==> inputs of trial 80 <==
Design top, start of the top module:
module top (
    input clk,                   
    input mode,                  
    input song,                  
    input plus,                  
    input minus,                 
    input rst,                   
    input set,                   
    input refer,                 
    input player1,               
    input player2,               
    output reg [8:0] rope,       
    output reg [1:0] sel,        
    output reg [1:0] ledr,       
    output reg [1:0] ledg,       
    output reg [1:0] ledb,       
    output reg [3:0] ledop,      
    output reg [7:0] segdata1,   
    output reg [7:0] segdata0,   
    output reg [7:0] seg,        
    output reg [7:0] sel8,       
    output reg ledplayer1,       
    output reg ledplayer2,       
    output reg buzzer,           
    output reg round_indicator_1, 
    output reg round_indicator_2 
);
Settings: LEC_CHECK=0, ABC_AREA=1, CAP_MARGIN=20, CORE_MARGIN=2, CORE_UTILIZATION=72, CTS_CLUSTER_SIZE=36, HOLD_SLACK_MARGIN=0.3, SETUP_SLACK_MARGIN=0.8, SLEW_MARGIN=20; clock period 4.43 ns.
run.sh (not shown) runs the stock make flow with config.mk's settings and CLKGATE_MAP_FILE=.
==> inputs of trial 77, as changes to trial 80 <==
ABC_AREA = not set   (was 1)
CORE_UTILIZATION = 70   (was 72)
CTS_CLUSTER_DIAMETER = 357   (was not set)
CTS_CLUSTER_SIZE = not set   (was 36)
HOLD_SLACK_MARGIN = -0.04   (was 0.3)
PLACE_DENSITY = 0.6   (was not set)
SETUP_SLACK_MARGIN = not set   (was 0.8)
==> flow/constraint.sdc (replaced) <==
create_clock -name core_clock -period 4.33 [get_ports {clk}]
set_input_delay 0.8660 -clock core_clock [delete_from_list [all_inputs] [get_ports {clk}]]
set_output_delay 0.8660 -clock core_clock [all_outputs]
set_load 0.01 [all_outputs]
==> qor.txt <==
DRT Pass-1 Iters: 9
Min setup slack post-route: -365 ps
Blocking Checks: negative setup slack
Routed length on met2: 59.3 mm
Routed length on met1: 48.1 mm
Final setup violating endpoints: 1
Flop share of the area: 0.391
Multi-input gate share of the layout cell area: 0.432
Total antenna diodes in the routed design: 0
Worst path slowest cell: sky130_fd_sc_hd__dfrtp_1
Result of the run: failed layout checks
[end of results for trial 80]
==> qor.txt <==
Total antenna diodes in the routed design: 1
Routed length on met2: 54.7 mm
Blocking Checks: negative setup slack
Multi-input gate share of the layout cell area: 0.457
Worst path slowest cell: sky130_fd_sc_hd__dfrtp_2
Min setup slack post-route: -876 ps
Result of the run: failed layout checks
Flop share of the area: 0.400
Final setup violating endpoints: 16
[end of results for trial 77]


==> inputs of trial 57 <==
Starting RTL as in the previous note.
clock: 4.33 ns
lec_check: 0
abc_area: 1
cap_margin: 5
core_margin: 2
core_utilization: 72
cts_cluster_diameter: 357
cts_cluster_size: 14
hold_slack_margin: -0.04
place_density_lb_addon: 0.14
setup_slack_margin: 1.25
slew_margin: 20
==> inputs of build 70, as changes to trial 57 <==
==> flow/config.mk (replaced) <==
export PLATFORM = sky130hd
export DESIGN_NAME = top
export DESIGN_NICKNAME = top
export VERILOG_FILES = /design/flow/design.v
export SDC_FILE = /design/flow/constraint.sdc
export NUM_CORES = 4
export LEC_CHECK = 0
export CAP_MARGIN = 20
export CORE_MARGIN = 2
export CORE_UTILIZATION = 72
export CTS_CLUSTER_SIZE = 35
export HOLD_SLACK_MARGIN = 0.3
export PLACE_DENSITY = 0.7
export SETUP_SLACK_MARGIN = 1.7
export SLEW_MARGIN = 20
==> flow/constraint.sdc (replaced) <==
create_clock -name core_clock -period 5.89 [get_ports {clk}]
set_input_delay 1.1780 -clock core_clock [delete_from_list [all_inputs] [get_ports {clk}]]
set_output_delay 1.1780 -clock core_clock [all_outputs]
set_load 0.01 [all_outputs]
==> inputs of trial 64, as changes to trial 57 <==
--- a/flow/config.mk
+++ b/flow/config.mk
@@ -7,3 +7,2 @@
 export LEC_CHECK = 0
-export ABC_AREA = 1
 export CAP_MARGIN = 5
@@ -12,6 +11,5 @@
 export CTS_CLUSTER_DIAMETER = 357
-export CTS_CLUSTER_SIZE = 14
 export HOLD_SLACK_MARGIN = -0.04
-export PLACE_DENSITY_LB_ADDON = 0.14
-export SETUP_SLACK_MARGIN = 1.25
+export PLACE_DENSITY = 0.6
+export SETUP_SLACK_MARGIN = 0.22
 export SLEW_MARGIN = 20
==> summary of the runs <==
- The highest utilization belongs to trial 57, the lowest to build 70.
- Final area, highest first: trial 57, trial 64, build 70.
- The lowest setup slack belongs to trial 64, the highest to build 70.
- Against trial 64, the critical path depth of trial 57 is higher by 4.
- In build 70 the power is smaller than in trial 57, by 7.2%.
- In synthesized cell count, build 70 and trial 64 do not differ.
- Sequential share of layout area, lowest first: trial 57, trial 64, build 70.
- Between trial 57 and trial 64, the lower clock skew is in trial 64 (gap 0.025 ns).
- Between trial 64 and build 70, the lower routed wire length is in build 70 (gap 4.2%, measured against build 70).
- Trial 64 finished but failed the layout checks on negative setup slack. Trial 57 finished but failed the layout checks on negative setup slack. Build 70 produced a clean layout.
- Register-to-register slack, highest first: build 70, trial 57, trial 64.
- In area after synthesis, trial 64 and build 70 do not differ.
==> figures <==
| metric | trial 57 | build 70 | trial 64 |
|---|---|---|---|
| Clock tree cell share of total cell area | 3.47% | 5.57% | 5.41% |
| Non-clock buffering overhead in the final layout | 7.03% | 3.22% | 5.19% |
| Fp_density | 72.9% | 72.3% | 72.3% |
| Non-clock buffer instance count of the final layout | 482 | 198 | 331 |
| Die boundary height | 262 µm | 261 µm | 261 µm |
| Result of the run | finished with violations | no timing/DRC/antenna violations | finished with violations |
| Layout check failures | negative setup slack | - | negative setup slack |
| Met3 track demand over resource in global routing | 5.58% | 4.06% | 4.10% |
| Routed metal-1 wirelength | 51.8 mm | 45.7 mm | 46.2 mm |
| Worst path max stage delay | 0.39 ns | 0.51 ns | 0.44 ns |
| Max frequency | 209 MHz | 189 MHz | 187 MHz |
| Number of OpenROAD warnings | 101 | 105 | 105 |
| Sum Neg Setup Slack | -4.41 ns | 0 ns | -15.69 ns |
| Post-CTS setup repair buffer count | 155 | 35 | 16 |
| RR Startpoint | bgm.cnt2[0] | bgm.cnt2[0] | bgm.cnt2[1] |
| Launch point of the critical path | bgm.cnt2[0] | bgm.cnt2[0] | bgm.cnt2[1] |
| NumNets Final | 6673 | 5562 | 5693 |
| Area reported by Yosys stat | 48000 µm² | 47400 µm² | 47400 µm² |
| Post-layout min period | 4.78 ns | 5.28 ns | 5.34 ns |
| Cell area after technology mapping | 48000 µm² | 47400 µm² | 47400 µm² |
| Critical Path End | bgm.cnt1[0] | bgm.buzzer | bgm.buzzer |
| Avg WL per Cell | 20.1 µm | 17.8 µm | 18.2 µm |
| Resized cells post-CTS | 232 | 67 | 37 |
| Violation count after the first detailed-route iteration | 5657 | 3509 | 3154 |
Power figures rest on the tool's default switching activity, not on a simulated workload.
